== run 1 ==
==> flow/design.v (excerpt) <==
module measure_sys(
	input            sys_clk,
	input            sys_rst_n,
	input      [7:0] askdemod_data,    
	input      [9:0] fsk_demod,        
	input      [7:0] pskdemod_data,    
	output     [7:0] demod_data,
	output     [7:0] uart_mod_type,
	output    [15:0] uart_demod_fre,
	output     [7:0] uart_mod_depth,
	output reg [7:0] uart_delta_freq
);
Size: roughly 14,000 cells after synthesis, ~0.093 mm² of cells after synthesis.
export LEC_CHECK = 0
export ABC_AREA = 1
export CAP_MARGIN = 20
export CORE_MARGIN = 2
export CORE_UTILIZATION = 72
export CTS_CLUSTER_DIAMETER = 377
export PLACE_DENSITY = 0.37
export SLEW_MARGIN = 20
create_clock -name core_clock -period 28.4 [get_ports {sys_clk}]
run.sh (not shown) runs the stock make flow with config.mk's settings and CLKGATE_MAP_FILE=.
Run 1 never completed; the flow aborted with a tool error in clock tree synthesis (4_1_cts).
Input changes introduced in run 2 (baseline for comparison: run 1):
# run 1
export LEC_CHECK = 0
export ABC_AREA = 1
export CAP_MARGIN = 20
export CORE_MARGIN = 2
export CORE_UTILIZATION = 72
export CTS_CLUSTER_DIAMETER = 377
export PLACE_DENSITY = 0.37
export SLEW_MARGIN = 20
create_clock -name core_clock -period 28.4 [get_ports {sys_clk}]
# run 2
export LEC_CHECK = 0
export CAP_MARGIN = 20
export CORE_MARGIN = 2
export CORE_UTILIZATION = 72
export SLEW_MARGIN = 20
create_clock -name core_clock -period 60.3 [get_ports {sys_clk}]
[summary]
Run 2: full flow OK, the timing, DRC and antenna checks passed
Area after synthesis for run 2 is lower than for run 1.
Number of core rows delta for run 2 relative to run 1: 0.76% lower
Going from run 1 to run 2, synthesized cell count shrinks by 1,977.
Delta (run 2 minus run 1): fraction of the core area occupied by cells at floorplan stayed essentially flat; synthesized-area fraction occupied by xor and xnor cells fell by 2.7 points; placed cell count fell by 5,194; total cell area reported by yosys after synthesis fell by about 1.5%; die size fell by 1.4%.
Looking only at vertical extent of the die, and setting everything else aside, the lower value of run 2 and run 1 goes to run 2.
Diff run 2..run 1 | top-level port count | negligible

* * *

Starting RTL as in the previous note.
Design measure_sys, start of the top module:
module measure_sys(
	input            sys_clk,
	input            sys_rst_n,
	input      [7:0] askdemod_data,    
	input      [9:0] fsk_demod,        
	input      [7:0] pskdemod_data,    
	output     [7:0] demod_data,
	output     [7:0] uart_mod_type,
	output    [15:0] uart_demod_fre,
	output     [7:0] uart_mod_depth,
	output reg [7:0] uart_delta_freq
);
clock: 69.8 ns
lec_check: 0
abc_area: 1
cap_margin: 40
core_aspect_ratio: 0.5
core_margin: 2
core_utilization: 72
cts_cluster_diameter: 227
place_density: 0.65
slew_margin: 20
Rerun with:
Settings changed: CAP_MARGIN 40 to 0, CORE_ASPECT_RATIO 0.5 to unset, CTS_CLUSTER_DIAMETER 227 to 194, PLACE_DENSITY 0.65 to unset, TNS_END_PERCENT set to 5.
Clock period 69.8 ns to 37.5 ns, I/O delays scaled along.
- The changed run ended with an error in 5_1_grt (GRT-0232)
- synthesized area does not change
- die size hardly moves
- synthesized cell count stays the same
Rerun with:
Settings changed: CAP_MARGIN 0 to 5, CTS_CLUSTER_DIAMETER 194 to 227, HOLD_SLACK_MARGIN set to -0.09, PLACE_DENSITY set to 0.65, TNS_END_PERCENT 5 to unset.
Clock period 37.5 ns to 69.8 ns, I/O delays scaled along.
This time the run completed without violations.
Synthesized cell count is unchanged.
Synthesized area is unchanged.
Die size is unchanged.
Rerun with:
Settings changed: CAP_MARGIN 5 to 0, CTS_CLUSTER_DIAMETER 227 to 194, HOLD_SLACK_MARGIN -0.09 to unset, PLACE_DENSITY 0.65 to unset.
Clock period 69.8 ns to 41.3 ns, I/O delays scaled along.
Outcome:
- This time the run completed, yet does not pass: setup timing
- area after synthesis does not change
- setup slack degrades by 20000 ps
- cell area rises by 13%
- global-route usage rises by 2.1 points
- wire length rises by 22%

* * *

Starting RTL as in the previous note.
// measure_sys
module measure_sys(
	input            sys_clk,
	input            sys_rst_n,
	input      [7:0] askdemod_data,    
	input      [9:0] fsk_demod,        
	input      [7:0] pskdemod_data,    
	output     [7:0] demod_data,
	output     [7:0] uart_mod_type,
	output    [15:0] uart_demod_fre,
	output     [7:0] uart_mod_depth,
	output reg [7:0] uart_delta_freq
);
Settings: LEC_CHECK=0, CAP_MARGIN=0, CELL_PAD_IN_SITES_GLOBAL_PLACEMENT=0, CORE_ASPECT_RATIO=0.98, CORE_MARGIN=2, CORE_UTILIZATION=56, GPL_ROUTABILITY_DRIVEN=0, MAX_ROUTING_LAYER=met4, MIN_ROUTING_LAYER=met1, PLACE_DENSITY_LB_ADDON=0.22, SETUP_SLACK_MARGIN=5.0, SLEW_MARGIN=20; clock period 44.5 ns.
The starting point finished with negative setup slack left.
Next try:
Settings changed: CAP_MARGIN 0 to 20, CELL_PAD_IN_SITES_GLOBAL_PLACEMENT 0 to not set, CORE_ASPECT_RATIO 0.98 to 0.8, CORE_UTILIZATION 56 to 40, MIN_ROUTING_LAYER met1 to not set, PLACE_DENSITY_LB_ADDON 0.22 to not set, SETUP_SLACK_MARGIN 5.0 to not set.
Clock period 44.5 ns to 44.7 ns, I/O delays scaled along.
What happened:
- The new run produced a layout that fails on negative setup slack
- final area went down by about 1.8%
- sequential power stays flat
- routed wire length went down by about 7.5%
- clock power went down by about 1%
- worst setup slack gains 800 ps
- cell count went up by about 3.5%
- count of clock-buffer cells in the layout went down by 7
- first-iteration DRC count went down by 31%
- area after synthesis does not change
- die area went up by 40%
- via count went down by about 7%
Next try:
Settings changed: CAP_MARGIN 20 to 5, CELL_PAD_IN_SITES_DETAIL_PLACEMENT set to 1, CORE_ASPECT_RATIO 0.8 to not set, CTS_CLUSTER_SIZE set to 75.
Clock period 44.7 ns to 100.0 ns, I/O delays scaled along.
What happened: Now the flow ran to the end with no violations. Synthesized area is unchanged. Via count goes down by 9.3%. Register-to-register slack improves by 41000 ps. Routed wire length goes down by 4.6%. Die size hardly moves. Global-route usage goes down by 0.46 points.
Power figures rest on the tool's default switching activity, not on a simulated workload.
